**flow/config.mk**
```make
export PLATFORM = sky130hd
export DESIGN_NAME = flappy_core
export DESIGN_NICKNAME = flappy_core
export VERILOG_FILES = /design/flow/design.v
export SDC_FILE = /design/flow/constraint.sdc
export NUM_CORES = 4
export LEC_CHECK = 0
export CAP_MARGIN = 30
export CELL_PAD_IN_SITES_DETAIL_PLACEMENT = 1
export CELL_PAD_IN_SITES_GLOBAL_PLACEMENT = 1
export CORE_MARGIN = 2
export CORE_UTILIZATION = 45
export CTS_CLUSTER_DIAMETER = 20
export MAX_ROUTING_LAYER = met4
export PLACE_DENSITY = 0.6
export SETUP_SLACK_MARGIN = 5.0
export SLEW_MARGIN = 20
```
**flow/constraint.sdc**
```tcl
create_clock -name core_clock -period 20.4 [get_ports {clk}]
set_input_delay 4.0800 -clock core_clock [delete_from_list [all_inputs] [get_ports {clk}]]
set_output_delay 4.0800 -clock core_clock [all_outputs]
set_load 0.01 [all_outputs]
```
**flow/design.v**
```verilog
module flappy_core(
	input clk,
	input resetn,
	input go,
	input stop,
	input jump,
	input [1:0] sw,
	output [7:0] x,
	output [6:0] y,
	output [2:0] colour,
	output [7:0] HEX0,
	output [7:0] HEX1,
	output [7:0] HEX2,
	output [7:0] HEX3,
	output [14:0] LEDR
	);
	 wire [27:0] score;
	 wire [3:0] score_thousands;
	 wire [3:0] score_hundreds;
	 wire [3:0] score_tens;
	 wire [3:0] score_ones;
    wire [1112:0] draw;
    wire [27:0] rate;
	 wire [15:0] counter;
    wire start, move, lose;
    control c(
	.clk(clk),
	.go(go),
	.stop(stop),
   .start(start),
	.resetn(resetn),
	.move(move),
	.lose(lose)
	);
    datapath d(
	.clk(clk),
	.start(start),
	.move(move),
	.jump(jump),
	.rate(rate),
	.resetn(resetn),
	.draw(draw),
	.LEDR(LEDR[14:0]),
	.score(score),
	.lose(lose)
	);
    display d0(
	.floor(draw),
	.clk(clk),
	.resetn(resetn),
	.x(x),
	.y(y),
	.colour(colour),
	.counter(counter)
	);
	difficultySwitch diffSw(
		.sel(sw),
		.rate(rate)
	);
	bcd b0(
		.number(score[13:0]),
		.thousands(score_thousands),
		.hundreds(score_hundreds),
		.tens(score_tens),
		.ones(score_ones)
	);
	hex_display h0(
		.IN(score_ones),
		.OUT(HEX0)
	);
	hex_display h1(
		.IN(score_tens),
		.OUT(HEX1)
	);
	hex_display h2(
		.IN(score_hundreds),
		.OUT(HEX2)
	);
	 hex_display h3(
		.IN(score_thousands),
		.OUT(HEX3)
	);
endmodule
module difficultySwitch(
	input [1:0] sel,
	output reg [27:0] rate
	);
	always @(*) begin
		case(sel)
			2'b00: rate = 28'd150;  
			2'b01: rate = 28'd100;  
			2'b10: rate = 28'd80;   
			2'b11: rate = 28'd1500;  
		endcase
	end
endmodule
module control(
	input clk,
	input go,
	input stop,
	input resetn,
	input lose,
	output reg start,
	output reg move
	);
	reg [5:0] cur, next;
	localparam S_READY = 5'd0,
		  S_READY_WAIT = 5'd1,
		  S_MOVE  = 5'd2,
		  S_STOP  = 5'd3;
	always@(*)
	begin: state_table
		case (cur)
			S_READY: next = go ? S_READY_WAIT : S_READY;
			S_READY_WAIT: next = S_MOVE;
			S_MOVE: next = stop ? S_STOP : (lose ? S_READY : S_MOVE);
			S_STOP: next = S_READY;
			default: next = S_READY;
		endcase
	end
	always @(*)
	begin: enable_signals
		start = 1'b0;
		move = 1'b0;
		case (cur) 
			S_READY: begin 
				start = 1'b1;
			end
			S_MOVE: begin 
				move = 1'b1;
			end
			default: begin
			end
		endcase	
	end
	always@(posedge clk) 
	begin: state_FFs
		if (!resetn)
			cur <= S_READY;
		else 
			cur <= next;
	end
endmodule
module datapath (
    input clk,
    input start,
    input move,
    input jump,
	 input [27:0] rate,	
	input resetn,
	output [14:0] LEDR,
	output reg [27:0] score,
	output reg [1112:0] draw,
	output reg lose
    );
    reg [27:0] count;
	 reg [2:0] count2;
	reg [1112:0] obstacles;
    reg [6:0] height;
	reg [4:0] start_falling;
    reg going_up;
	 parameter gap = 7'b0000000;
	 parameter big_gap = {12{gap}};
    always@(posedge clk) begin
		if (!resetn) begin
			count <= rate;
			count2 <= 2'd3;
        	height <= 7'd40;
			going_up <= 1'b1;
			lose <= 1'b0;
			draw <= 1112'b0;
			obstacles[1105:0] <= {7'd35, big_gap, 7'd40, big_gap, 7'd20, big_gap, 7'd30, big_gap, 7'd45, big_gap, 7'd25, big_gap, 7'd35, big_gap, 7'd10};
			score <= 13'b0;
			start_falling <= 5'b0;
		end
        else if (start) begin
        	count <= rate;
        	height <= 7'd40;
         draw <= 1112'b0;
			obstacles[1105:0] <= {7'd35, big_gap, 7'd40, big_gap, 7'd20, big_gap, 7'd30, big_gap, 7'd45, big_gap, 7'd25, big_gap, 7'd35, big_gap, 7'd10};
			going_up <= 1'b1;
			score <= 13'b0;
			lose <= 1'b0;
			count2 <= 2'd3;
        end
		else begin
            if (count == 28'b0) begin
                count <= rate;
				score = score + 1;
				if (count2 == 1'b0) begin
					draw = draw << 7;
					draw[6:0] = obstacles[1105:1099];
					obstacles[1105:0] = {obstacles[1098:0], obstacles[1105:1099]};
					count2 = 2'd3;
				end else
					count2 = count2 - 1;
				if (height == 7'd0) 
					lose <= 1'b1;
				if (height == 7'd80) 
					lose <= 1'b1;
				if (draw[1105:1099] != 7'b0 && (height < draw[1105:1099] || height > draw[1105:1099] + 7'd24))
					lose <= 1'b1;
				if (jump) begin
					start_falling = 5'b1111;
					going_up = 1'b1;			
					end
				else if (start_falling > 0)
					start_falling = start_falling - 1;
				else 
					going_up = 1'b0;
				if (going_up)
					height = height + 1;
				else
					height = height -1;
				draw[1112:1106] = height;
				end
            else
				count <= count - 1;
        end
    end
    assign LEDR[5:0] = 6'b0;
    assign LEDR[7] = 1'b0;
    assign LEDR[6] = going_up;
    assign LEDR[14:8] = height;
endmodule
module display (
    input [1112:0] floor,
    input clk,
	 input resetn,
    output reg [7:0] x,
    output reg [6:0] y,
    output reg [2:0] colour,
	 output reg [15:0] counter
    );
   reg [7:0] x_init;
   reg [8:0] y_init;
	reg [8:0] runner_count;
	reg [6:0] runner_height;
	reg [1112:0] local_draw;
	reg [7:0] y_pixel;
	reg [7:0] pipe_height;  
	reg [8:0] count;
    always@(posedge clk) begin
		if (!resetn) begin
			x_init <= 8'd2;
			y_init <= 9'd84;		
			counter <= 15'b0;
			local_draw <= floor;
			count <= 8'd0;			
		end
		else begin
			if (counter < 15'd12800) begin
				if (counter < 15'd160) begin
					if (counter < 15'd80) 
						x <= 8'd0;
					else 
						x <= 8'd1;
					runner_count = counter % 80;
					y = y_init - runner_count;
					runner_height = floor[1112:1106];
					if (runner_count == 7'd0)
						colour = 3'b011;
					else if (runner_count < runner_height || runner_count > runner_height + 3)
						colour = 3'b011;
					else 
						colour = 3'b100;
				end 
				else begin
					count = (counter-160) % 320;
					if (count < 80)
						x <= x_init;
					else if (count < 160)
						x <= x_init + 1;
					else if (count < 240)
						x <= x_init + 2;
					else if (count < 320)
						x <= x_init + 3;
					y_pixel = count % 80;
					y <= y_init - y_pixel;
					pipe_height = local_draw[1105:1099];
					if (y_pixel < pipe_height || y_pixel > pipe_height + 7'd24)
						colour = 3'b110;
					else 
						colour = 3'b011;
					if (pipe_height == 7'd0) 
						colour = 3'b011;
					if (count == 15'd319) begin
						x_init <= x_init + 4;
						local_draw <= local_draw << 7;
					end
				end
				counter = counter + 1;
			end
			else begin 
				x_init <= 8'd2;
				y_init <= 9'd84;
				counter <= 15'b0;
				local_draw <= floor;
				count <= 8'd0;
			end
		end
	end
endmodule
module hex_display(IN, OUT);
    input [3:0] IN;
	output reg [7:0] OUT;
	always @(*)
	begin
	case(IN[3:0])
		4'b0000: OUT = 7'b1000000;
		4'b0001: OUT = 7'b1111001;
		4'b0010: OUT = 7'b0100100;
		4'b0011: OUT = 7'b0110000;
		4'b0100: OUT = 7'b0011001;
		4'b0101: OUT = 7'b0010010;
		4'b0110: OUT = 7'b0000010;
		4'b0111: OUT = 7'b1111000;
		4'b1000: OUT = 7'b0000000;
		4'b1001: OUT = 7'b0011000;
		4'b1010: OUT = 7'b0001000;
		4'b1011: OUT = 7'b0000011;
		4'b1100: OUT = 7'b1000110;
		4'b1101: OUT = 7'b0100001;
		4'b1110: OUT = 7'b0000110;
		4'b1111: OUT = 7'b0001110;
		default: OUT = 7'b0111111;
	endcase
	end
endmodule
module bcd(number, thousands, hundreds, tens, ones);
   input  [13:0] number;
   output reg [3:0] thousands;
   output reg [3:0] hundreds;
   output reg [3:0] tens;
   output reg [3:0] ones;
   reg [29:0] shift;
   integer i;
   always @(number)
   begin
      shift[29:14] = 0;
      shift[13:0]  = number;
      for (i=0; i<14; i=i+1) begin
         if (shift[17:14] >= 5)
            shift[17:14] = shift[17:14] + 3;
         if (shift[21:18] >= 5)
            shift[21:18] = shift[21:18] + 3;
         if (shift[25:22] >= 5)
            shift[25:22] = shift[25:22] + 3;
		if (shift[29:26] >= 5)
			shift[29:26] = shift[29:26] + 3;
         shift = shift << 1;
      end
	  thousands = shift[29:26];
      hundreds  = shift[25:22];
      tens      = shift[21:18];
      ones      = shift[17:14];
   end
endmodule
```
**flow/run.sh**
```bash
#!/bin/bash
# the make line also repeats each setting of config.mk as NAME=value (left out here)
make -C /OpenROAD-flow-scripts/flow DESIGN_CONFIG=/design/flow/config.mk WORK_HOME=/design/flow/orfs CLKGATE_MAP_FILE= finish
```
==> metrics.cfg, run 1 <==
[synthesis]
yosys_cells = 15750
muxShareOfSynthArea_pct = 0.6922
synthCells = 15750
top_cell = nand2_1
largest_area_cell = dfxtp_1
synth_seq_share_pct = 59.65
yosys-top-cells-area = dfxtp_1 34%, edfxtp_1 25%, nand2_1 22%
ys.flops = 3418
synthArstFlopShare_pct = 0
synth.cellmix.simpleShare_pct = 23.88
synthAoiAreaFrac_pct = 10.34
yosys_warnings = 6
edf_count = 1124
ys_types = 116
syn_avg_cell_area_sq_um = 8.479
synthTopCellsByCount = 7790 x nand2_1, 2294 x dfxtp_1, 2251 x a21oi_1
syn-cell-area_sq_mm = 0.1336
yosysChipArea_sq_mm = 0.1336
ff_type = dfxtp_1
synth_top_area_share_pct = 34.38
ys_top_logic_family = simple AND/OR/NAND/NOR gates
xor_area_share_pct = 0.8046
ys_sh_adder_pct = 1.288

[power]
maxPowerGroup = clock
combPwrFrac_pct = 1.0
seq_power_uw = 7190
power_clock_uw = 17900
powerDensity_mw_per_mm2 = 139.6
pg_comb_uw = 263
p_int_uw = 20200
leakage_uw = 0.07040
power_switching_uw = 5191
p_sw_share_pct = 20.44
clkPwrFrac_pct = 70.7
ir_drop_mv = 0.08919
seq_power_share_pct = 28.3

[sta]
setup_viol = 0
finalMaxSlewViolations = 0
timing.final.crit_share_pct = 86.85
tns_ps = 0
hold_viol = 0
rsz0062_at_grt = true
period_minus_slack_ps = 17720
fin_skew_ps = 109.6
fmax_mhz = 56.44
slew_headroom_pct = 27.03
worstMarginPinSlew_ps = 1095

[placed_design]
place_area_sq_mm = 0.1367
portBuffers = 60
gp_congestion = 0.7795
hpwl_um = 162500

[die]
rows = 200
die_h_um = 548.8
initCoreUtil_pct = 45.12
ios = 72
chip_area_sq_mm = 0.3012
core_area_sq_mm = 0.2960
die_w_um = 548.8

[route]
antenna_left = 0
drtIter0Drc = 5306
vias = 109300
via_per_inst = 5.102
wire_per_inst_um = 16.45
finalWirelength_um = 352200
drc = 0
dr.pass1.iters = 5

[worst_setup_path]
path_common_cell = buf_4
start_kind = flop
rr_worst_depth = 18
critical-path-top-delay-family = buffers and inverters
cp_slowest_cell = clkdlybuf4s50_1
cp.depth = 81
crit_path_start = d.score[12]$_SDFFE_PP0P_
slowest_delay_ps = 540
criticalPathCategory = reg2out
critPathMaxFanout = 5
cp-endpoint = HEX3[4]
required_ps = 16320
worst_setup_path_end_kind = output pin
cp.buffers_inverters = 40
r2r_setup_slack_ps = 11690
cp.arrival_ps = 13640
r2r_end = d0.local_draw[178]$_DFFE_PP_
r2r_start = d0.counter[5]$_SDFF_PN0_

[cts]
clkTransAtPathRegs_ps = 40
cts_sinks = 3418
cts_root_buffer = clkbuf_16
htreeDepth = 7
cts_buffers = 1311
cts_buffer_depth = 5
clock.latency.late_pin_ps = 1090
cts_hold_buf = 0
cts_tree = built

[run]
drv_cap = 0
log.warning_count = 122

[worst_hold_path]
hold_end = d.draw[923]$_SDFFE_PP0P_
hold_start = d.draw[916]$_SDFFE_PP0P_
min_path_type = reg2reg
holdPathStages = 2

[grt]
grt_max_degree = 212
grt_pass1_wl_um = 590100
antenna_found_initial = 2
grt-ovfl-total = 0
grt_pass1_vias = 121900
grt.total_usage_pct = 23.81

[finish]
final_nets = 16620
area_growth_pct = 36.22
final_area_sq_mm = 0.1820

[outcome]
status = timing/DRC/antenna clean

per-layer routing:
metal	track usage, %	routed length [um]	vias to the layer above
met5	-	0	-
met4	10.31	7692	0
met3	4.441	9790	704
met2	41.60	182500	1502
met1	26.46	152200	53840
li1	-	-	53220
what timing repair did:
| item | in CTS | in global routing |
|---|---|---|
| gates resized | 343 | 113 |
| buffers inserted | 175 | 68 |
| setup endpoints to repair | 28 | 28 |
| cloned | 1 | 1 |
| pin swaps | 104 | 90 |
final cells by class:
cell class / count / area (sq um)
diodes: 1 / 2.502
clock buffers: 1934 / 38190
clock inverters: 374 / 3079
fillers: 32590 / 114100
inverters: 111 / 454.2
multi-input cells: 11190 / 51420
flip-flops and latches: 3418 / 79690
well taps: 3939 / 4928
repair buffers: 447 / 4210
through the flow:
stage | std cells | utilization [%] | total power, uW | hold slack [ps] | setup WS (ps)
final | 21420 | 61.47 | 25400 | 373.1 | 2683
after global routing | 21420 | 61.47 | 26170 | 421.8 | 2192
after CTS | 21330 | 60.94 | 25660 | 381.5 | 2901
after floorplan | 15770 | - | 7487 | 394.7 | 3799
after detailed placement | 18840 | 46.16 | 7551 | 429.5 | 789.6
after global placement | 18840 | 46.12 | 7543 | 404.1 | 1755
==> inputs of run 2 (changes only) <==
- ABC_AREA: unset -> 1
- CAP_MARGIN: 30 -> 20
- CELL_PAD_IN_SITES_DETAIL_PLACEMENT: 1 -> unset
- CELL_PAD_IN_SITES_GLOBAL_PLACEMENT: 1 -> unset
- CORE_UTILIZATION: 45 -> 72
- CTS_CLUSTER_DIAMETER: 20 -> 45
- CTS_CLUSTER_SIZE: unset -> 74
- MAX_ROUTING_LAYER: met4 -> unset
- PLACE_DENSITY: 0.6 -> 0.35
- SETUP_SLACK_MARGIN: 5.0 -> 3.0
- clock period: 20.4 -> 10.6 ns (I/O delays scaled with it)
==> run 2 against run 1 <==
Now fails the layout checks on negative setup slack. Die area decreased by 38%. Clock-buffer cell count is 1574 lower. Setup slack lost 4600 ps. Global-route usage grew 3.2 points. Clock power down 37%. Utilization is 19 points higher. Via count shrank 7.7%. Design area fell by 19%. Wire length is 26% lower. Non-clock buffer count increased by 7. First-iteration DRC count rose by 55%. Synthesized cell count is 1.0% higher. Largest power group is now sequential cells.
==> metrics.cfg, run 2 <==
[power]
leakage_uw = 0.05551  ; was 0.07040 uW
power_uw = 26190  ; was 25400 uW
seq_power_share_pct = 52.5  ; was 28.3%
power_clock_uw = 11300  ; was 17900 uW
p_int_uw = 20160  ; was 20200 uW
pg_comb_uw = 1150  ; was 263 uW
powerDensity_mw_per_mm2 = 177.4  ; was 139.6 mW/mm^2
ir_drop_mv = 0.1773  ; was 0.08919 mV
seq_power_uw = 13800  ; was 7190 uW
p_sw_share_pct = 23.02  ; was 20.44%
clkPwrFrac_pct = 43.0  ; was 70.7%
maxPowerGroup = sequential cells  ; was clock
combPwrFrac_pct = 4.4  ; was 1.0%
power_switching_uw = 6028  ; was 5191 uW

[worst_setup_path]
cp.arrival_ps = 10410  ; was 13640 ps
cp-endpoint = HEX3[3]  ; was HEX3[4]
critPathMaxFanout = 4  ; was 5
criticalPathCategory = reg2out  ; unchanged
critical-path-top-delay-family = buffers and inverters  ; unchanged
required_ps = 8480  ; was 16320 ps
cp.buffers_inverters = 31  ; was 40
r2r_setup_slack_ps = 3820  ; was 11690 ps
cp.depth = 82  ; was 81
rr_worst_depth = 61  ; was 18
cp_slowest_cell = dfxtp_2  ; was clkdlybuf4s50_1
crit_path_start = d.score[11]$_SDFFE_PP0P_  ; was d.score[12]$_SDFFE_PP0P_
worst_setup_path_end_kind = output pin  ; unchanged
r2r_start = d0.counter[5]$_SDFF_PN0_  ; unchanged
slowest_delay_ps = 320  ; was 540 ps
r2r_end = d0.colour[0]$_DFFE_PP_  ; was d0.local_draw[178]$_DFFE_PP_
start_kind = flop  ; unchanged
path_common_cell = inv_2  ; was buf_4

[finish]
area_growth_pct = 11.46  ; was 36.22%
instances_no_fill = 18390  ; was 21420
fillers = 11970  ; was 32590
final_util_pct = 80.72  ; was 61.47%
final_nets = 15830  ; was 16620

[synthesis]
ys_sh_adder_pct = 1.290  ; was 1.288%
syn_avg_cell_area_sq_um = 8.324  ; was 8.479 sq um
edf_count = 1124  ; unchanged
yosys_warnings = 6  ; unchanged
xor_area_share_pct = 0.4988  ; was 0.8046%
syn-cell-area_sq_mm = 0.1324  ; was 0.1336 sq mm
synthCells = 15910  ; was 15750
largest_area_cell = dfxtp_1  ; unchanged
ys_top_logic_family = simple AND/OR/NAND/NOR gates  ; unchanged
synthArstFlopShare_pct = 0  ; unchanged
ys.flops = 3418  ; unchanged
muxShareOfSynthArea_pct = 0.01512  ; was 0.6922%
synth_top_area_share_pct = 34.67  ; was 34.38%
yosysChipArea_sq_mm = 0.1324  ; was 0.1336 sq mm
top_cell = nand2_1  ; unchanged
ff_type = dfxtp_1  ; unchanged
synth.cellmix.simpleShare_pct = 24.25  ; was 23.88%
synth_seq_share_pct = 60.16  ; was 59.65%
yosys-top-cells-area = dfxtp_1 35%, edfxtp_1 25%, nand2_1 23%  ; was dfxtp_1 34%, edfxtp_1 25%, nand2_1 22%
yosys_cells = 15910  ; was 15750
ys_types = 60  ; was 116
synthTopCellsByCount = 7949 x nand2_1, 2294 x dfxtp_1, 2259 x a21oi_1  ; was 7790 x nand2_1, 2294 x dfxtp_1, 2251 x a21oi_1
synthAoiAreaFrac_pct = 9.830  ; was 10.34%

[die]
die_w_um = 432.9  ; was 548.8 um
rows = 157  ; was 200
die_h_um = 432.9  ; was 548.8 um
chip_area_sq_mm = 0.1874  ; was 0.3012 sq mm
initCoreUtil_pct = 72.42  ; was 45.12%
ios = 72  ; unchanged
core_area_sq_mm = 0.1829  ; was 0.2960 sq mm

[grt]
grt-ovfl-total = 0  ; unchanged
grt.total_usage_pct = 26.97  ; was 23.81%
grt_pass1_vias = 97190  ; was 121900
grt_max_degree = 277  ; was 212
grt_pass1_wl_um = 439300  ; was 590100 um
antenna_found_initial = 0  ; was 2

[sta]
holdWs_ps = 427.9  ; was 373.1 ps
period_minus_slack_ps = 12530
setup_viol = 28  ; was 0
worstMarginPinSlew_ps = 1392  ; was 1095 ps
tns_ps = -49830  ; was 0 ps
hold_viol = 0  ; unchanged
finalMaxSlewViolations = 0  ; unchanged
timing.final.crit_share_pct = 118.2  ; was 86.85%
fin_skew_ps = 35.76  ; was 109.6 ps
slew_headroom_pct = 7.231  ; was 27.03%
rsz0062_at_grt = true  ; unchanged
fmax_mhz = 79.82
fin_ws_ps = -1928  ; was 2683 ps

[route]
vias = 100900  ; was 109300
wire_per_inst_um = 14.14  ; was 16.45 um
antenna_left = 0  ; unchanged
drtIter0Drc = 8240  ; was 5306
finalWirelength_um = 260100  ; was 352200 um
via_per_inst = 5.486  ; was 5.102
dr.pass1.iters = 6  ; was 5
antenna_cells = 0  ; was 1
drc = 0  ; unchanged

[cts]
cts_hold_buf = 0  ; unchanged
cts_tree = built  ; unchanged
htreeDepth = 5  ; was 7
clkTransAtPathRegs_ps = 60  ; was 40 ps
clock.latency.late_pin_ps = 940  ; was 1090 ps
cts_sinks = 3418  ; unchanged
cts_buffer_depth = 4  ; was 5
cts_buffers = 309  ; was 1311
cts_root_buffer = clkbuf_16  ; unchanged

[outcome]
so_faults = negative setup slack
status = complete, but fails checks  ; was timing/DRC/antenna clean

[run]
drv_cap = 0  ; unchanged
log.warning_count = 170  ; was 122

[worst_hold_path]
holdPathStages = 1  ; was 2
hold_start = d.count[0]$_SDFF_PP0_  ; was d.draw[916]$_SDFFE_PP0P_
min_path_type = reg2reg  ; unchanged
hold_end = d.count[0]$_SDFF_PP0_  ; was d.draw[923]$_SDFFE_PP0P_

[placed_design]
portBuffers = 60  ; unchanged
dp_cells = 17710  ; was 18840
gp_congestion = 0.8301  ; was 0.7795
hpwl_um = 134200  ; was 162500 um

## run 2: per-layer routing
layer	global-route usage, %	vias to the layer above	share of wire, %
met1	34.48	47920	43
met5	0	-	0
met3	3.117	474	3.8
met2	48.35	2027	51
li1	-	50460	-
met4	7.440	0	2.2
## run 2: cell type report
cell class	count	area, sq um	share of cell area [%]
tap	2464	3083	2.088
clock inverter	188	2027	1.373
multi-input combinational	11130	49070	33.24
sequential	3418	79680	53.98
clock buffer	360	8347	5.654
timing repair buffer	454	3960	2.683
inverter	371	1450	0.9823
## run 2: metrics by stage
stage                     area [sq um]  setup WS [ps]
after floorplan                 132800         -493.8
after global placement          135000          -1025
after detailed placement        135000          -1493
after CTS                       146900          -1743
after global routing            147600          -2553
final                           147600          -1928
## run 2: repair_timing
action / CTS / global route
pin swaps: 127 / 87
endpoints found under the hold margin: 0 / 0
resized: 347 / 89
buffers inserted: 87 / 42
endpoints found under the setup margin: 28 / 363
gates cloned: 0 / 2
==> inputs of run 3 (changes only) <==
- ABC_AREA: 1 -> 0
- CAP_MARGIN: 20 -> 0
- CELL_PAD_IN_SITES_DETAIL_PLACEMENT: unset -> 1
- CELL_PAD_IN_SITES_GLOBAL_PLACEMENT: unset -> 1
- CORE_ASPECT_RATIO: unset -> 0.73
- CORE_MARGIN: 2 -> 9
- CORE_UTILIZATION: 72 -> 36
- CTS_CLUSTER_DIAMETER: 45 -> unset
- CTS_CLUSTER_SIZE: 74 -> unset
- GPL_ROUTABILITY_DRIVEN: unset -> 0
- HOLD_SLACK_MARGIN: unset -> -0.06
- MAX_ROUTING_LAYER: unset -> met5
- MIN_ROUTING_LAYER: unset -> met2
- PLACE_DENSITY: 0.35 -> unset
- PLACE_DENSITY_LB_ADDON: unset -> 0.23
- SETUP_SLACK_MARGIN: 3.0 -> 0.92
- SLEW_MARGIN: 20 -> 5
- TNS_END_PERCENT: unset -> 45
- clock period: 10.6 -> 14.7 ns (I/O delays scaled with it)
==> run 3 against run 2 <==
The layout still fails its checks (negative setup slack). Sequential share of layout area decreased by 2.4 points. Die area is 110% higher. Cell count rose by 14%. Clock skew grew 26 ps. Largest power group unchanged. Synthesized area rose by 0.86%. Synthesized cell count is 0.99% lower. Design area up 4.7%. Wire length increased by 19%.
==> metrics.cfg, run 3 <==
[worst_setup_path]
cp.depth = 72  ; was 82
cp.arrival_ps = 13450  ; was 10410 ps
cp.buffers_inverters = 15  ; was 31
r2r_start = d0.counter[5]$_SDFF_PN0_  ; unchanged
cp-endpoint = HEX2[3]  ; was HEX3[3]
slowest_delay_ps = 530  ; was 320 ps
r2r_setup_slack_ps = 6570  ; was 3820 ps
critical-path-top-delay-family = simple AND/OR/NAND/NOR gates  ; was buffers and inverters
rr_worst_depth = 17  ; was 61
start_kind = flop  ; unchanged
criticalPathCategory = reg2out  ; unchanged
crit_path_start = d.score[12]$_SDFFE_PP0P_  ; was d.score[11]$_SDFFE_PP0P_
cp_slowest_cell = or4_4  ; was dfxtp_2
path_common_cell = ha_4  ; was inv_2
r2r_end = d0.local_draw[267]$_DFFE_PP_  ; was d0.colour[0]$_DFFE_PP_
worst_setup_path_end_kind = output pin  ; unchanged
required_ps = 11760  ; was 8480 ps
critPathMaxFanout = 8  ; was 4

[sta]
timing.final.crit_share_pct = 111.5  ; was 118.2%
fmax_mhz = 61.03
hold_viol = 0  ; unchanged
setup_viol = 28  ; unchanged
finalMaxSlewViolations = 0  ; unchanged
rsz0062_at_grt = true  ; unchanged
slew_headroom_pct = 23.92  ; was 7.231%
worstMarginPinSlew_ps = 1133  ; was 1392 ps
fin_ws_ps = -1686  ; was -1928 ps
tns_ps = -35750  ; was -49830 ps
period_minus_slack_ps = 16390
fin_skew_ps = 62.20  ; was 35.76 ps

[outcome]
so_faults = negative setup slack  ; unchanged
status = complete, but fails checks  ; unchanged

[worst_hold_path]
hold_start = d.obstacles[528]$_SDFFE_PP0P_  ; was d.count[0]$_SDFF_PP0_
holdPathStages = 2  ; was 1
min_path_type = reg2reg  ; unchanged
hold_end = d.obstacles[535]$_SDFFE_PP0P_  ; was d.count[0]$_SDFF_PP0_

[die]
die_w_um = 731.0  ; was 432.9 um
core_area_sq_mm = 0.3682  ; was 0.1829 sq mm
chip_area_sq_mm = 0.3936  ; was 0.1874 sq mm
rows = 190  ; was 157
ios = 72  ; unchanged
initCoreUtil_pct = 36.28  ; was 72.42%
die_h_um = 538.5  ; was 432.9 um

[finish]
regArea_sq_mm = 0.07968  ; about the same
mi_logic_area_sq_mm = 0.05113  ; was 0.04907 sq mm
fillers = 42750  ; was 11970
area_growth_pct = 15.65  ; was 11.46%
final_util_pct = 41.95  ; was 80.72%
final_area_sq_mm = 0.1545  ; was 0.1476 sq mm
final_nets = 15840  ; was 15830

[synthesis]
ys_sh_adder_pct = 1.288  ; was 1.290%
synthAoiAreaFrac_pct = 10.34  ; was 9.830%
xor_area_share_pct = 0.8046  ; was 0.4988%
synth.cellmix.simpleShare_pct = 23.88  ; was 24.25%
ys_top_logic_family = simple AND/OR/NAND/NOR gates  ; unchanged
synthTopCellsByCount = 7790 x nand2_1, 2294 x dfxtp_1, 2251 x a21oi_1  ; was 7949 x nand2_1, 2294 x dfxtp_1, 2259 x a21oi_1
edf_count = 1124  ; unchanged
yosys_cells = 15750  ; was 15910
muxShareOfSynthArea_pct = 0.6922  ; was 0.01512%
top_cell = nand2_1  ; unchanged
synthCells = 15750  ; was 15910
ys.flops = 3418  ; unchanged
synthArstFlopShare_pct = 0  ; unchanged
synth_top_area_share_pct = 34.38  ; was 34.67%
synth_seq_share_pct = 59.65  ; was 60.16%
yosysChipArea_sq_mm = 0.1336  ; was 0.1324 sq mm
yosys-top-cells-area = dfxtp_1 34%, edfxtp_1 25%, nand2_1 22%  ; was dfxtp_1 35%, edfxtp_1 25%, nand2_1 23%
syn_avg_cell_area_sq_um = 8.479  ; was 8.324 sq um
ys_types = 116  ; was 60
syn-cell-area_sq_mm = 0.1336  ; was 0.1324 sq mm
yosys_warnings = 6  ; unchanged
ff_type = dfxtp_1  ; unchanged
largest_area_cell = dfxtp_1  ; unchanged

[power]
clkPwrFrac_pct = 47.6  ; was 43.0%
pg_comb_uw = 365  ; was 1150 uW
seq_power_share_pct = 50.5  ; was 52.5%
ir_drop_mv = 0.09086  ; was 0.1773 mV
p_int_uw = 15270  ; was 20160 uW
power_clock_uw = 9340  ; was 11300 uW
p_sw_share_pct = 22.10  ; was 23.02%
power_uw = 19610  ; was 26190 uW
powerDensity_mw_per_mm2 = 126.9  ; was 177.4 mW/mm^2
power_switching_uw = 4334  ; was 6028 uW
maxPowerGroup = sequential cells  ; unchanged
combPwrFrac_pct = 1.9  ; was 4.4%
seq_power_uw = 9910  ; was 13800 uW
leakage_uw = 0.05640  ; was 0.05551 uW

[route]
vias = 137500  ; was 100900
wire_per_inst_um = 14.83  ; was 14.14 um
drc = 0  ; unchanged
drtIter0Drc = 11590  ; was 8240
antenna_left = 0  ; unchanged
finalWirelength_um = 310000  ; was 260100 um
via_per_inst = 6.577  ; was 5.486
dr.pass1.iters = 6  ; unchanged

[cts]
cts_root_buffer = clkbuf_16  ; unchanged
clock.latency.late_pin_ps = 990  ; was 940 ps
cts_tree = built  ; unchanged
cts_buffers = 355  ; was 309
cts_buffer_depth = 4  ; unchanged
cts_hold_buf = 0  ; unchanged
htreeDepth = 5  ; unchanged
cts_sinks = 3418  ; unchanged
clkTransAtPathRegs_ps = 70  ; was 60 ps

[grt]
antenna_found_initial = 0  ; unchanged
grt_max_degree = 209  ; was 277
grt_pass1_wl_um = 512900  ; was 439300 um
grt.total_usage_pct = 22.27  ; was 26.97%
grt-ovfl-total = 0  ; unchanged
grt_pass1_vias = 152700  ; was 97190

[placed_design]
portBuffers = 60  ; unchanged
hpwl_um = 155600  ; was 134200 um
place_area_sq_mm = 0.1400  ; was 0.1350 sq mm

[run]
log.warning_count = 178  ; was 170
drv_cap = 0  ; unchanged

==> run 3: area by class of cell <==
type                    instances  area share (%)
flip-flops and latches       3418           51.57
clock buffers                 531           6.732
inverters                     111          0.2891
well taps                    4896           3.965
repair buffers                620           3.389
clock inverters               131          0.9516
diodes                          3        0.004859
multi-input cells           11190           33.09
==> run 3: what timing repair did <==
action                                  in CTS  in global routing
setup buffers                               80                 52
pin swaps                                   86                100
gates resized                              306                159
endpoints found under the setup margin      28                 28
==> run 3: per-layer routing <==
metal | global-route usage, % | vias to the layer above | share of wire (%)
met5 | 1.120 | - | 0.098
met4 | 3.218 | 10 | 3.2
met3 | 32.36 | 1154 | 41
met2 | 25.74 | 34770 | 55
met1 | - | 50760 | 0
li1 | - | 50760 | -
==> run 3: per-stage QoR <==
step	setup WS, ps	hold slack, ps	cells
3_5_place_dp	-2302	427.1	20100
3_3_place_gp	-1958	422.6	20100
2_1_floorplan	-2086	394.7	15770
4_1_cts	-1353	433.6	20850
5_1_grt	-2258	460.4	20900
6_report	-1686	435.3	20900
==> inputs of run 4 (changes only) <==
- ABC_AREA: 0 -> unset
- CAP_MARGIN: 0 -> 20
- CELL_PAD_IN_SITES_DETAIL_PLACEMENT: 1 -> unset
- CELL_PAD_IN_SITES_GLOBAL_PLACEMENT: 1 -> unset
- CORE_ASPECT_RATIO: 0.73 -> unset
- CORE_MARGIN: 9 -> 2
- CORE_UTILIZATION: 36 -> 30
- GPL_ROUTABILITY_DRIVEN: 0 -> unset
- HOLD_SLACK_MARGIN: -0.06 -> unset
- MAX_ROUTING_LAYER: met5 -> unset
- MIN_ROUTING_LAYER: met2 -> unset
- PLACE_DENSITY: unset -> 0.6
- PLACE_DENSITY_LB_ADDON: 0.23 -> unset
- SETUP_SLACK_MARGIN: 0.92 -> unset
- SLEW_MARGIN: 5 -> 20
- TNS_END_PERCENT: 45 -> unset
- clock period: 14.7 -> 28.0 ns (I/O delays scaled with it)
==> run 4 against run 3 <==
Now clean on timing, DRC and antenna. Clock skew increased by 28 ps. First-iteration DRC count decreased by 45%. Global-route usage decreased by 11 points. Synthesized cell count unchanged. Wire length decreased by 16%. Die area increased by 14%. Utilization decreased by 8.0 points. Critical path depth decreased by 3. Clock-buffer cell count decreased by 2. Sequential cell count unchanged. Register-to-register slack improved by 12000 ps.
==> metrics.cfg, run 4 <==
[power]
leakage_uw = 0.05408  ; was 0.05640 uW
power_switching_uw = 2157  ; was 4334 uW
p_int_uw = 8105  ; was 15270 uW
clkPwrFrac_pct = 47.6  ; about the same
powerDensity_mw_per_mm2 = 67.94  ; was 126.9 mW/mm^2
seq_power_share_pct = 50.7  ; was 50.5%
maxPowerGroup = sequential cells  ; unchanged
ir_drop_mv = 0.04714  ; was 0.09086 mV
pg_comb_uw = 179
seq_power_uw = 5200  ; was 9910 uW
p_sw_share_pct = 21.02  ; was 22.10%
combPwrFrac_pct = 1.7  ; was 1.9%
power_clock_uw = 4880  ; was 9340 uW

[grt]
grt_max_degree = 215  ; was 209
grt-ovfl-total = 0  ; unchanged
grt_pass1_wl_um = 445600  ; was 512900 um
grt_pass1_vias = 92830  ; was 152700
grt.total_usage_pct = 11.11  ; was 22.27%
antenna_found_initial = 3  ; was 0

[die]
ios = 72  ; unchanged
core_area_sq_mm = 0.4442  ; was 0.3682 sq mm
rows = 245  ; was 190
initCoreUtil_pct = 30.07  ; was 36.28%
die_w_um = 671.3  ; was 731.0 um
die_h_um = 671.3  ; was 538.5 um
chip_area_sq_mm = 0.4506  ; was 0.3936 sq mm

[worst_setup_path]
cp.buffers_inverters = 10  ; was 15
path_common_cell = ha_1  ; was ha_4
r2r_start = d0.counter[5]$_SDFF_PN0_  ; unchanged
critical-path-top-delay-family = simple AND/OR/NAND/NOR gates  ; unchanged
r2r_end = d0.local_draw[319]$_DFFE_PP_  ; was d0.local_draw[267]$_DFFE_PP_
worst_setup_path_end_kind = output pin  ; unchanged
r2r_setup_slack_ps = 18080  ; was 6570 ps
crit_path_start = d.score[11]$_SDFFE_PP0P_  ; was d.score[12]$_SDFFE_PP0P_
required_ps = 22400  ; was 11760 ps
cp_slowest_cell = mux2i_1  ; was or4_4
cp.depth = 69  ; was 72
start_kind = flop  ; unchanged
critPathMaxFanout = 16  ; was 8
criticalPathCategory = reg2out  ; unchanged
rr_worst_depth = 19  ; was 17
slowest_delay_ps = 800  ; was 530 ps
cp-endpoint = HEX2[3]  ; unchanged
cp.arrival_ps = 18070  ; was 13450 ps

[finish]
area_growth_pct = 13.06  ; was 15.65%
instances_no_fill = 21510  ; was 20900
final_nets = 15400  ; was 15840
final_util_pct = 34.00  ; was 41.95%

[cts]
htreeDepth = 5  ; unchanged
cts_tree = built  ; unchanged
cts_buffer_depth = 4  ; unchanged
cts-resized-gates = 0  ; was 306
clkTransAtPathRegs_ps = 60  ; was 70 ps
cts_root_buffer = clkbuf_16  ; unchanged
cts_buffers = 369  ; was 355
cts_hold_buf = 0  ; unchanged
cts_sinks = 3418  ; unchanged
clock.latency.late_pin_ps = 940  ; was 990 ps
post_cts_buffers = 0  ; was 80

[worst_hold_path]
min_path_type = reg2reg  ; unchanged
holdPathStages = 2  ; unchanged
hold_start = d.obstacles[939]$_SDFFE_PP0P_  ; was d.obstacles[528]$_SDFFE_PP0P_
hold_end = d.obstacles[946]$_SDFFE_PP0P_  ; was d.obstacles[535]$_SDFFE_PP0P_

[route]
finalWirelength_um = 259300  ; was 310000 um
dr.pass1.iters = 6  ; unchanged
wl_met3_um = 7839  ; was 127800 um
drtIter0Drc = 6417  ; was 11590
antenna_left = 0  ; unchanged
met1_length_um = 127900  ; was 0 um
wire_per_inst_um = 12.06  ; was 14.83 um
vias = 97140  ; was 137500
routed-wl-met2_um = 118500  ; was 172000 um
via_per_inst = 4.517  ; was 6.577
dr.max_layer_used = met4  ; was met5
drc = 0  ; unchanged

[synthesis]
synthArstFlopShare_pct = 0  ; unchanged
ys_types = 116  ; unchanged
yosysChipArea_sq_mm = 0.1336  ; unchanged
synthAoiAreaFrac_pct = 10.34  ; unchanged
yosys_warnings = 6  ; unchanged
ys.flops = 3418  ; unchanged
largest_area_cell = dfxtp_1  ; unchanged
xor_area_share_pct = 0.8046  ; unchanged
synthTopCellsByCount = 7790 x nand2_1, 2294 x dfxtp_1, 2251 x a21oi_1  ; unchanged
syn_avg_cell_area_sq_um = 8.479  ; unchanged
synth.cellmix.simpleShare_pct = 23.88  ; unchanged
top_cell = nand2_1  ; unchanged
muxShareOfSynthArea_pct = 0.6922  ; unchanged
ys_top_logic_family = simple AND/OR/NAND/NOR gates  ; unchanged
synthCells = 15750  ; unchanged
syn-cell-area_sq_mm = 0.1336  ; unchanged
ys_sh_adder_pct = 1.288  ; unchanged
yosys-top-cells-area = dfxtp_1 34%, edfxtp_1 25%, nand2_1 22%  ; unchanged
edf_count = 1124  ; unchanged
synth_seq_share_pct = 59.65  ; unchanged
yosys_cells = 15750  ; unchanged
ff_type = dfxtp_1  ; unchanged
synth_top_area_share_pct = 34.38  ; unchanged

[outcome]
status = timing/DRC/antenna clean  ; was complete, but fails checks

[sta]
period_minus_slack_ps = 23670
fmax_mhz = 42.24
slew_headroom_pct = 11.23  ; was 23.92%
timing.final.crit_share_pct = 84.54  ; was 111.5%
setup_viol = 0  ; was 28
fin_skew_ps = 89.76  ; was 62.20 ps
rsz0062_at_grt = false  ; was true
hold_viol = 0  ; unchanged
tns_ps = 0  ; was -35750 ps
worstMarginPinSlew_ps = 1332  ; was 1133 ps
finalMaxSlewViolations = 0  ; unchanged

[placed_design]
gp_congestion = 0.7391
portBuffers = 60  ; unchanged
hpwl_um = 131700  ; was 155600 um
dp_cells = 20820  ; was 20100

[run]
log.warning_count = 126  ; was 178
drv_cap = 0  ; unchanged

## run 4: layout make-up
type,instances,area (sq um)
multi-input combinational,11190,49550
inverter,111,424.2
clock buffer,529,10740
clock inverter,158,1582
timing repair buffer,170,1643
fill,45990,293100
sequential,3418,79680
antenna,1,2.502
tap,5928,7417
## run 4: stage by stage
stage          total power [uW]  worst slack (ps)  hold WS (ps)  area, sq um
6_report                  10260              4328         388.9       151000
5_1_grt                   10640              2405         413.2       151000
4_1_cts                   10440              4228         393.5       151000
3_5_place_dp               5494              5275         415.6       138700
3_3_place_gp               5492              5299         401.8       138700
2_1_floorplan              5474              7746         394.7       133600
## run 4: layer usage
layer | track usage (%) | up-vias
met5 | 0 | -
met4 | 2.826 | 0
met3 | 1.554 | 359
met2 | 19.08 | 911
met1 | 14.65 | 45680
li1 | - | 50190
==> inputs of run 5 (changes only) <==
- ABC_AREA: unset -> 1
- CORE_UTILIZATION: 30 -> 72
- CTS_CLUSTER_DIAMETER: unset -> 370
- CTS_CLUSTER_SIZE: unset -> 14
- PLACE_DENSITY: 0.6 -> unset
- PLACE_DENSITY_LB_ADDON: unset -> 0.08
- SETUP_SLACK_MARGIN: unset -> 3.53
- clock period: 28.0 -> 12.0 ns (I/O delays scaled with it)
==> run 5 against run 4 <==
Now fails the layout checks on negative setup slack. Wire length increased by 2.7%. Critical path depth increased by 5. Synthesized area decreased by 0.85%. Design area down 3.5%.
==> metrics.cfg, run 5 <==
[outcome]
status = complete, but fails checks  ; was timing/DRC/antenna clean
so_faults = negative setup slack

[route]
wire_per_inst_um = 14.55  ; was 12.06 um
dr.pass1.iters = 6  ; unchanged
antenna_left = 0  ; unchanged
vias = 101000  ; was 97140
finalWirelength_um = 266300  ; was 259300 um
via_per_inst = 5.516  ; was 4.517
drtIter0Drc = 8656  ; was 6417
drc = 0  ; unchanged

[worst_setup_path]
crit_path_start = d.score[11]$_SDFFE_PP0P_  ; unchanged
worst_setup_path_end_kind = output pin  ; unchanged
r2r_setup_slack_ps = 4180  ; was 18080 ps
required_ps = 9600  ; was 22400 ps
cp.buffers_inverters = 24  ; was 10
critical-path-top-delay-family = adder cells  ; was simple AND/OR/NAND/NOR gates
slowest_delay_ps = 330  ; was 800 ps
path_common_cell = inv_2  ; was ha_1
rr_worst_depth = 46  ; was 19
r2r_end = d0.local_draw[504]$_DFFE_PP_  ; was d0.local_draw[319]$_DFFE_PP_
start_kind = flop  ; unchanged
criticalPathCategory = reg2out  ; unchanged
cp_slowest_cell = dfxtp_2  ; was mux2i_1
cp.depth = 74  ; was 69
cp-endpoint = HEX2[3]  ; unchanged
critPathMaxFanout = 4  ; was 16
cp.arrival_ps = 10410  ; was 18070 ps
r2r_start = d0.counter[5]$_SDFF_PN0_  ; unchanged

[synthesis]
yosys-top-cells-area = dfxtp_1 35%, edfxtp_1 25%, nand2_1 23%  ; was dfxtp_1 34%, edfxtp_1 25%, nand2_1 22%
ys_types = 60  ; was 116
synthCells = 15910  ; was 15750
yosys_cells = 15910  ; was 15750
syn-cell-area_sq_mm = 0.1324  ; was 0.1336 sq mm
ys.flops = 3418  ; unchanged
synthAoiAreaFrac_pct = 9.830  ; was 10.34%
ff_type = dfxtp_1  ; unchanged
yosysChipArea_sq_mm = 0.1324  ; was 0.1336 sq mm
ys_sh_adder_pct = 1.290  ; was 1.288%
ys_top_logic_family = simple AND/OR/NAND/NOR gates  ; unchanged
syn_avg_cell_area_sq_um = 8.324  ; was 8.479 sq um
synth_top_area_share_pct = 34.67  ; was 34.38%
synth_seq_share_pct = 60.16  ; was 59.65%
synthTopCellsByCount = 7949 x nand2_1, 2294 x dfxtp_1, 2259 x a21oi_1  ; was 7790 x nand2_1, 2294 x dfxtp_1, 2251 x a21oi_1
synth.cellmix.simpleShare_pct = 24.25  ; was 23.88%
synthArstFlopShare_pct = 0  ; unchanged
largest_area_cell = dfxtp_1  ; unchanged
top_cell = nand2_1  ; unchanged
xor_area_share_pct = 0.4988  ; was 0.8046%
yosys_warnings = 6  ; unchanged
edf_count = 1124  ; unchanged
muxShareOfSynthArea_pct = 0.01512  ; was 0.6922%

[grt]
grt-ovfl-total = 0  ; unchanged
antenna_found_initial = 2  ; was 3
grt_pass1_wl_um = 449700  ; was 445600 um
grt.total_usage_pct = 27.82  ; was 11.11%
grt_pass1_vias = 98040  ; was 92830
grt_max_degree = 264  ; was 215

[power]
p_int_uw = 17020  ; was 8105 uW
power_clock_uw = 8570  ; was 4880 uW
ir_drop_mv = 0.1311  ; was 0.04714 mV
power_uw = 21760  ; was 10260 uW
clkPwrFrac_pct = 39.4  ; was 47.6%
leakage_uw = 0.05448  ; was 0.05408 uW
pg_comb_uw = 1030  ; was 179 uW
combPwrFrac_pct = 4.7  ; was 1.7%
maxPowerGroup = sequential cells  ; unchanged
seq_power_uw = 12200  ; was 5200 uW
p_sw_share_pct = 21.81  ; was 21.02%
power_switching_uw = 4747  ; was 2157 uW
powerDensity_mw_per_mm2 = 149.3  ; was 67.94 mW/mm^2
seq_power_share_pct = 55.9  ; was 50.7%

[cts]
cts_root_buffer = clkbuf_16  ; unchanged
clkTransAtPathRegs_ps = 80  ; was 60 ps
cts_buffer_depth = 4  ; unchanged
htreeDepth = 5  ; unchanged
clock.latency.late_pin_ps = 930  ; was 940 ps
cts_tree = built  ; unchanged
cts_buffers = 294  ; was 369
cts_sinks = 3418  ; unchanged

[placed_design]
hpwl_um = 139300  ; was 131700 um
portBuffers = 60  ; unchanged
post-place-ws_ps = -1021  ; was 5275 ps
place_area_sq_mm = 0.1349  ; was 0.1387 sq mm
dp_cells = 17710  ; was 20820
gp_congestion = 0.8406  ; was 0.7391

[worst_hold_path]
min_path_type = reg2reg  ; unchanged
hold_start = d.count[0]$_SDFF_PP0_  ; was d.obstacles[939]$_SDFFE_PP0P_
hold_end = d.count[0]$_SDFF_PP0_  ; was d.obstacles[946]$_SDFFE_PP0P_
holdPathStages = 1  ; was 2

[sta]
tns_ps = -17540  ; was 0 ps
fin_ws_ps = -813.2  ; was 4328 ps
period_minus_slack_ps = 12810
setup_viol = 28  ; was 0
rsz0062_at_grt = true  ; was false
fmax_mhz = 78.04
timing.final.crit_share_pct = 106.8  ; was 84.54%
hold_viol = 0  ; unchanged
slew_headroom_pct = 15.86  ; was 11.23%
fin_skew_ps = 42.14  ; was 89.76 ps
worstMarginPinSlew_ps = 1262  ; was 1332 ps
finalMaxSlewViolations = 0  ; unchanged

[die]
die_h_um = 432.9  ; was 671.3 um
die_w_um = 432.9  ; was 671.3 um
rows = 157  ; was 245
ios = 72  ; unchanged
initCoreUtil_pct = 72.42  ; was 30.07%
core_area_sq_mm = 0.1829  ; was 0.4442 sq mm
chip_area_sq_mm = 0.1874  ; was 0.4506 sq mm

[finish]
instances_no_fill = 18300  ; was 21510
final_nets = 15820  ; was 15400
area_growth_pct = 10.06  ; was 13.06%
final_area_sq_mm = 0.1458  ; was 0.1510 sq mm

[run]
log.warning_count = 153  ; was 126
drv_cap = 0  ; unchanged

## run 5: per-stage QoR
| step | hold WS, ps | util, % |
|---|---|---|
| 3_3_place_gp | 399.3 | 73.78 |
| 3_5_place_dp | 404.8 | 73.78 |
| 4_1_cts | 414.1 | 79.28 |
| 6_report | 411.2 | 79.71 |
| 5_1_grt | 444.2 | 79.71 |
| 2_1_floorplan | 392.5 | - |
## run 5: metal layers
| metal | vias up | track usage (%) | wire length (um) |
|---|---|---|---|
| li1 | 50310 | - | - |
| met1 | 47850 | 35.49 | 114100 |
| met2 | 2307 | 49.62 | 134300 |
| met3 | 507 | 3.262 | 11810 |
| met4 | 0 | 8.351 | 6063 |
| met5 | - | 0 | 0 |
## run 5: final cells by class
cell class	count	area [sq um]
clock inverter	6	60.06
sequential	3418	79680
multi-input combinational	11130	49430
clock buffer	456	8114
tap	2464	3083
timing repair buffer	456	3941
fill	11920	37110
antenna	1	2.502
inverter	371	1460
## run 5: timing repair
action / CTS / global route
gates resized: 413 / 115
setup buffers: 105 / 29
endpoints found under the setup margin: 28 / 28
hold buffers: 0 / 0
pin swaps: 143 / 92
cloned: 1 / 0
==> inputs of run 6 (changes only) <==
- ABC_AREA: 1 -> unset
- CAP_MARGIN: 20 -> 30
- CORE_ASPECT_RATIO: unset -> 0.73
- CTS_CLUSTER_DIAMETER: 370 -> 92
- CTS_CLUSTER_SIZE: 14 -> unset
- GPL_ROUTABILITY_DRIVEN: unset -> 1
- PLACE_DENSITY: unset -> 0.63
- PLACE_DENSITY_LB_ADDON: 0.08 -> unset
- SETUP_SLACK_MARGIN: 3.53 -> 0.92
- clock period: 12.0 -> 14.6 ns (I/O delays scaled with it)
==> run 6 against run 5 <==
Still fails the layout checks on negative setup slack. Die area is 0.87% higher. Critical path depth up 9. Synthesized area up 0.86%. Total power decreased by 16%. Utilization up 1.3 points. Cell count grew 0.18%. Largest cell class unchanged. Largest power group unchanged. Highest routed layer unchanged.
==> metrics.cfg, run 6 <==
[synthesis]
xor_area_share_pct = 0.8046  ; was 0.4988%
edf_count = 1124  ; unchanged
yosysChipArea_sq_mm = 0.1336  ; was 0.1324 sq mm
synthArstFlopShare_pct = 0  ; unchanged
synth_seq_share_pct = 59.65  ; was 60.16%
yosys_warnings = 6  ; unchanged
synth.cellmix.simpleShare_pct = 23.88  ; was 24.25%
ff_type = dfxtp_1  ; unchanged
synthAoiAreaFrac_pct = 10.34  ; was 9.830%
ys_top_logic_family = simple AND/OR/NAND/NOR gates  ; unchanged
syn_avg_cell_area_sq_um = 8.479  ; was 8.324 sq um
yosys-top-cells-area = dfxtp_1 34%, edfxtp_1 25%, nand2_1 22%  ; was dfxtp_1 35%, edfxtp_1 25%, nand2_1 23%
muxShareOfSynthArea_pct = 0.6922  ; was 0.01512%
ys_sh_adder_pct = 1.288  ; was 1.290%
syn-cell-area_sq_mm = 0.1336  ; was 0.1324 sq mm
ys.flops = 3418  ; unchanged
synthCells = 15750  ; was 15910
synthTopCellsByCount = 7790 x nand2_1, 2294 x dfxtp_1, 2251 x a21oi_1  ; was 7949 x nand2_1, 2294 x dfxtp_1, 2259 x a21oi_1
top_cell = nand2_1  ; unchanged
ys_types = 116  ; was 60
largest_area_cell = dfxtp_1  ; unchanged
synth_top_area_share_pct = 34.38  ; was 34.67%
yosys_cells = 15750  ; was 15910

[grt]
grt_pass1_wl_um = 457000  ; was 449700 um
grt-ovfl-total = 0  ; unchanged
antenna_found_initial = 0  ; was 2
grt.total_usage_pct = 27.89  ; was 27.82%
grt_max_degree = 256  ; was 264
grt_pass1_vias = 98210  ; was 98040

[worst_setup_path]
cp.depth = 83  ; was 74
start_kind = flop  ; unchanged
r2r_start = d0.counter[5]$_SDFF_PN0_  ; unchanged
path_common_cell = buf_4  ; was inv_2
required_ps = 11680  ; was 9600 ps
cp-endpoint = HEX2[4]  ; was HEX2[3]
rr_worst_depth = 19  ; was 46
r2r_end = d0.local_draw[467]$_DFFE_PP_  ; was d0.local_draw[504]$_DFFE_PP_
r2r_setup_slack_ps = 6530  ; was 4180 ps
cp.buffers_inverters = 46  ; was 24
cp_slowest_cell = or4b_4  ; was dfxtp_2
crit_path_start = d.score[12]$_SDFFE_PP0P_  ; was d.score[11]$_SDFFE_PP0P_
slowest_delay_ps = 440  ; was 330 ps
worst_setup_path_end_kind = output pin  ; unchanged
cp.arrival_ps = 12900  ; was 10410 ps
critical-path-top-delay-family = buffers and inverters  ; was adder cells
critPathMaxFanout = 5  ; was 4
criticalPathCategory = reg2out  ; unchanged

[cts]
cts_tree = built  ; unchanged
cts_sinks = 3418  ; unchanged
clkTransAtPathRegs_ps = 70  ; was 80 ps
htreeDepth = 5  ; unchanged
cts_root_buffer = clkbuf_16  ; unchanged
cts_buffer_depth = 4  ; unchanged
cts_hold_buf = 0  ; unchanged
clock.latency.late_pin_ps = 950  ; was 930 ps
cts_buffers = 314  ; was 294

[power]
power_clock_uw = 7980  ; was 8570 uW
p_sw_share_pct = 20.61  ; was 21.81%
powerDensity_mw_per_mm2 = 122.2  ; was 149.3 mW/mm^2
ir_drop_mv = 0.1276  ; was 0.1311 mV
p_int_uw = 14540  ; was 17020 uW
power_switching_uw = 3774  ; was 4747 uW
clkPwrFrac_pct = 43.6  ; was 39.4%
seq_power_uw = 9970  ; was 12200 uW
leakage_uw = 0.05554  ; was 0.05448 uW
maxPowerGroup = sequential cells  ; unchanged
combPwrFrac_pct = 1.9  ; was 4.7%
pg_comb_uw = 352  ; was 1030 uW
seq_power_share_pct = 54.5  ; was 55.9%

[route]
drtIter0Drc = 9792  ; was 8656
via_per_inst = 5.596  ; was 5.516
dr.pass1.iters = 6  ; unchanged
antenna_cells = 0  ; was 1
drc = 0  ; unchanged
finalWirelength_um = 274000  ; was 266300 um
vias = 102600  ; was 101000
wire_per_inst_um = 14.94  ; was 14.55 um
antenna_left = 0  ; unchanged

[sta]
finalMaxSlewViolations = 0  ; unchanged
fin_ws_ps = -1223  ; was -813.2 ps
hold_viol = 0  ; unchanged
period_minus_slack_ps = 15820
timing.final.crit_share_pct = 108.4  ; was 106.8%
setup_viol = 28  ; unchanged
rsz0062_at_grt = true  ; unchanged
fmax_mhz = 63.20
worstMarginPinSlew_ps = 1270  ; was 1262 ps
slew_headroom_pct = 15.34  ; was 15.86%
holdWs_ps = 430.3  ; was 411.2 ps
fin_skew_ps = 63.74  ; was 42.14 ps

[finish]
fillers = 11440  ; was 11920
area_growth_pct = 12.14  ; was 10.06%
mi_logic_area_sq_mm = 0.05114  ; was 0.04943 sq mm
regArea_sq_mm = 0.07968  ; unchanged
final_area_sq_mm = 0.1498  ; was 0.1458 sq mm
final_nets = 15780  ; was 15820

[die]
core_area_sq_mm = 0.1850  ; was 0.1829 sq mm
chip_area_sq_mm = 0.1890  ; was 0.1874 sq mm
die_w_um = 508.1  ; was 432.9 um
ios = 72  ; unchanged
initCoreUtil_pct = 72.22  ; was 72.42%
rows = 135  ; was 157
die_h_um = 372.0  ; was 432.9 um

[placed_design]
place_area_sq_mm = 0.1374  ; was 0.1349 sq mm
hpwl_um = 144400  ; was 139300 um
gp_congestion = 0.7995  ; was 0.8406
portBuffers = 60  ; unchanged

[worst_hold_path]
holdPathStages = 2  ; was 1
hold_end = d.draw[1040]$_SDFFE_PP0P_  ; was d.count[0]$_SDFF_PP0_
min_path_type = reg2reg  ; unchanged
hold_start = d.draw[1033]$_SDFFE_PP0P_  ; was d.count[0]$_SDFF_PP0_

[outcome]
so_faults = negative setup slack  ; unchanged
status = complete, but fails checks  ; unchanged

[run]
drv_cap = 0  ; unchanged
log.warning_count = 135  ; was 153

-- run 6: area by class of cell --
class,count,share of cell area (%)
flip-flops and latches,3418,53.20
multi-input cells,11190,34.14
clock buffers,446,5.928
repair buffers,604,3.714
well taps,2466,2.060
clock inverters,102,0.6707
inverters,111,0.2932
-- run 6: per-layer routing --
layer  track usage (%)  routed length, um
met1             37.91             121600
met2             47.83             135500
met3             3.196              11930
met4             7.273               4921
met5                 0                  0
-- run 6: per-stage QoR --
stage          setup WS (ps)  total power (uW)  util [%]  instances  setup TNS [ps]
2_1_floorplan         -584.4             10460         -      15770           -6437
3_3_place_gp          -975.4             10510     74.19      17620          -17780
3_5_place_dp           -1286             10530     74.31      17630          -26600
4_1_cts                -1372             18390     80.32      18280          -23850
5_1_grt                -1778             18800     80.99      18340          -40420
6_report               -1223             18310     80.99      18340          -24540
-- run 6: repair_timing --
action,4_1_cts,5_1_grt
gates resized,245,67
endpoints found under the setup margin,28,28
setup buffers,99,38
pin swaps,94,41
gates cloned,1,0
==> inputs of run 7 (changes only) <==
- CAP_MARGIN: 30 -> 20
- CORE_ASPECT_RATIO: 0.73 -> unset
- CTS_CLUSTER_DIAMETER: 92 -> unset
- CTS_CLUSTER_SIZE: unset -> 14
- GPL_ROUTABILITY_DRIVEN: 1 -> unset
- PLACE_DENSITY: 0.63 -> 0.66
- SETUP_SLACK_MARGIN: 0.92 -> unset
- clock period: 14.6 -> 16.1 ns (I/O delays scaled with it)
==> run 7 against run 6 <==
Still fails the layout checks on negative setup slack. Hold slack got worse by 3.8 ps. Sequential power down 9.2%. Clock skew is 8.2 ps lower.
==> metrics.cfg, run 7 <==
[finish]
final_util_pct = 80.55  ; was 80.99%
fillers = 11840  ; was 11440
instances_no_fill = 18210  ; was 18340
mi_logic_area_sq_mm = 0.05112  ; was 0.05114 sq mm
regArea_sq_mm = 0.07968  ; about the same
area_growth_pct = 11.45  ; was 12.14%
final_nets = 15620  ; was 15780

[worst_setup_path]
r2r_start = d0.counter[5]$_SDFF_PN0_  ; unchanged
crit_path_start = d.score[12]$_SDFFE_PP0P_  ; unchanged
criticalPathCategory = reg2out  ; unchanged
cp.arrival_ps = 13050  ; was 12900 ps
cp.depth = 75  ; was 83
path_common_cell = ha_4  ; was buf_4
cp-endpoint = HEX2[3]  ; was HEX2[4]
start_kind = flop  ; unchanged
slowest_delay_ps = 450  ; was 440 ps
required_ps = 12880  ; was 11680 ps
r2r_setup_slack_ps = 7310  ; was 6530 ps
r2r_end = d0.local_draw[434]$_DFFE_PP_  ; was d0.local_draw[467]$_DFFE_PP_
worst_setup_path_end_kind = output pin  ; unchanged
cp.buffers_inverters = 14  ; was 46
rr_worst_depth = 18  ; was 19
critPathMaxFanout = 5  ; unchanged
critical-path-top-delay-family = simple AND/OR/NAND/NOR gates  ; was buffers and inverters
cp_slowest_cell = or4_4  ; was or4b_4

[route]
finalWirelength_um = 262700  ; was 274000 um
drtIter0Drc = 9094  ; was 9792
wire_per_inst_um = 14.43  ; was 14.94 um
antenna_left = 0  ; unchanged
via_per_inst = 5.558  ; was 5.596
drc = 0  ; unchanged
dr.pass1.iters = 6  ; unchanged
vias = 101200  ; was 102600
antenna_cells = 0  ; unchanged

[synthesis]
yosys-top-cells-area = dfxtp_1 34%, edfxtp_1 25%, nand2_1 22%  ; unchanged
synthArstFlopShare_pct = 0  ; unchanged
synthAoiAreaFrac_pct = 10.34  ; unchanged
ff_type = dfxtp_1  ; unchanged
xor_area_share_pct = 0.8046  ; unchanged
syn-cell-area_sq_mm = 0.1336  ; unchanged
yosysChipArea_sq_mm = 0.1336  ; unchanged
ys_top_logic_family = simple AND/OR/NAND/NOR gates  ; unchanged
synthTopCellsByCount = 7790 x nand2_1, 2294 x dfxtp_1, 2251 x a21oi_1  ; unchanged
syn_avg_cell_area_sq_um = 8.479  ; unchanged
top_cell = nand2_1  ; unchanged
ys.flops = 3418  ; unchanged
edf_count = 1124  ; unchanged
synth.cellmix.simpleShare_pct = 23.88  ; unchanged
largest_area_cell = dfxtp_1  ; unchanged
synth_top_area_share_pct = 34.38  ; unchanged
ys_types = 116  ; unchanged
synth_seq_share_pct = 59.65  ; unchanged
ys_sh_adder_pct = 1.288  ; unchanged
synthCells = 15750  ; unchanged
yosys_warnings = 6  ; unchanged
yosys_cells = 15750  ; unchanged
muxShareOfSynthArea_pct = 0.6922  ; unchanged

[cts]
clock.latency.late_pin_ps = 940  ; was 950 ps
cts_buffers = 342  ; was 314
cts_buffer_depth = 4  ; unchanged
cts_hold_buf = 0  ; unchanged
htreeDepth = 5  ; unchanged
cts_root_buffer = clkbuf_16  ; unchanged
cts_tree = built  ; unchanged
clkTransAtPathRegs_ps = 60  ; was 70 ps
cts_sinks = 3418  ; unchanged

[power]
seq_power_uw = 9050  ; was 9970 uW
powerDensity_mw_per_mm2 = 114.9  ; was 122.2 mW/mm^2
p_sw_share_pct = 20.28  ; was 20.61%
seq_power_share_pct = 52.9  ; was 54.5%
leakage_uw = 0.05498  ; was 0.05554 uW
pg_comb_uw = 307  ; was 352 uW
power_switching_uw = 3467  ; was 3774 uW
power_clock_uw = 7750  ; was 7980 uW
clkPwrFrac_pct = 45.3  ; was 43.6%
maxPowerGroup = sequential cells  ; unchanged
p_int_uw = 13630  ; was 14540 uW
ir_drop_mv = 0.1163  ; was 0.1276 mV
combPwrFrac_pct = 1.8  ; was 1.9%

[sta]
finalMaxSlewViolations = 0  ; unchanged
period_minus_slack_ps = 16270
fin_skew_ps = 55.49  ; was 63.74 ps
timing.final.crit_share_pct = 101.0  ; was 108.4%
worstMarginPinSlew_ps = 1232  ; was 1270 ps
fin_ws_ps = -167.2  ; was -1223 ps
fmax_mhz = 61.47
holdWs_ps = 426.5  ; was 430.3 ps
slew_headroom_pct = 17.86  ; was 15.34%
rsz0062_at_grt = true  ; unchanged
hold_viol = 0  ; unchanged
tns_ps = -1667  ; was -24540 ps
setup_viol = 14  ; was 28

[run]
log.warning_count = 146  ; was 135
drv_cap = 0  ; unchanged

[worst_hold_path]
min_path_type = reg2reg  ; unchanged
holdPathStages = 2  ; unchanged
hold_start = d.obstacles[497]$_SDFFE_PP0P_  ; was d.draw[1033]$_SDFFE_PP0P_
hold_end = d.obstacles[504]$_SDFFE_PP0P_  ; was d.draw[1040]$_SDFFE_PP0P_

[placed_design]
dp_cells = 17460  ; was 17630
portBuffers = 60  ; unchanged
hpwl_um = 132900  ; was 144400 um
gp_congestion = 0.8426  ; was 0.7995

[die]
ios = 72  ; unchanged
chip_area_sq_mm = 0.1890  ; about the same
die_w_um = 434.7  ; was 508.1 um
core_area_sq_mm = 0.1848  ; was 0.1850 sq mm
die_h_um = 434.7  ; was 372.0 um
rows = 158  ; was 135
initCoreUtil_pct = 72.27  ; was 72.22%

[grt]
grt.total_usage_pct = 26.69  ; was 27.89%
grt_max_degree = 254  ; was 256
grt-ovfl-total = 0  ; unchanged
grt_pass1_vias = 97960  ; was 98210
grt_pass1_wl_um = 443700  ; was 457000 um
antenna_found_initial = 0  ; unchanged

[outcome]
so_faults = negative setup slack  ; unchanged
status = complete, but fails checks  ; unchanged

-- run 7: repair_timing --
action	in CTS	in global routing
setup endpoints to repair	28	28
pin swaps	60	80
gates resized	201	224
buffers inserted	110	54
-- run 7: area by class of cell --
cell class              instances  area share (%)
clock buffers                 519           6.818
repair buffers                417           2.414
clock inverters                77          0.5286
multi-input cells           11190           34.34
well taps                    2480           2.084
flip-flops and latches       3418           53.52
inverters                     111          0.3034
-- run 7: metal layers --
layer | GRT usage (%) | vias up | share of wire, %
met1 | 34.39 | 48080 | 44
li1 | - | 50500 | -
met4 | 7.778 | 0 | 2.3
met3 | 3.195 | 508 | 4.0
met5 | 0 | - | 0
met2 | 47.34 | 2122 | 50
-- run 7: per-stage QoR --
| step | power, uW | setup WS [ps] | instance area [sq um] |
|---|---|---|---|
| after floorplan | 9487 | 20.74 | 133800 |
| after global placement | 9534 | -272.5 | 135200 |
| after detailed placement | 9541 | -968.2 | 135200 |
| after CTS | 17220 | -6.890 | 147700 |
| after global routing | 17580 | -812.0 | 148900 |
| final | 17100 | -167.2 | 148900 |
Power figures rest on the tool's default switching activity, not on a simulated workload.
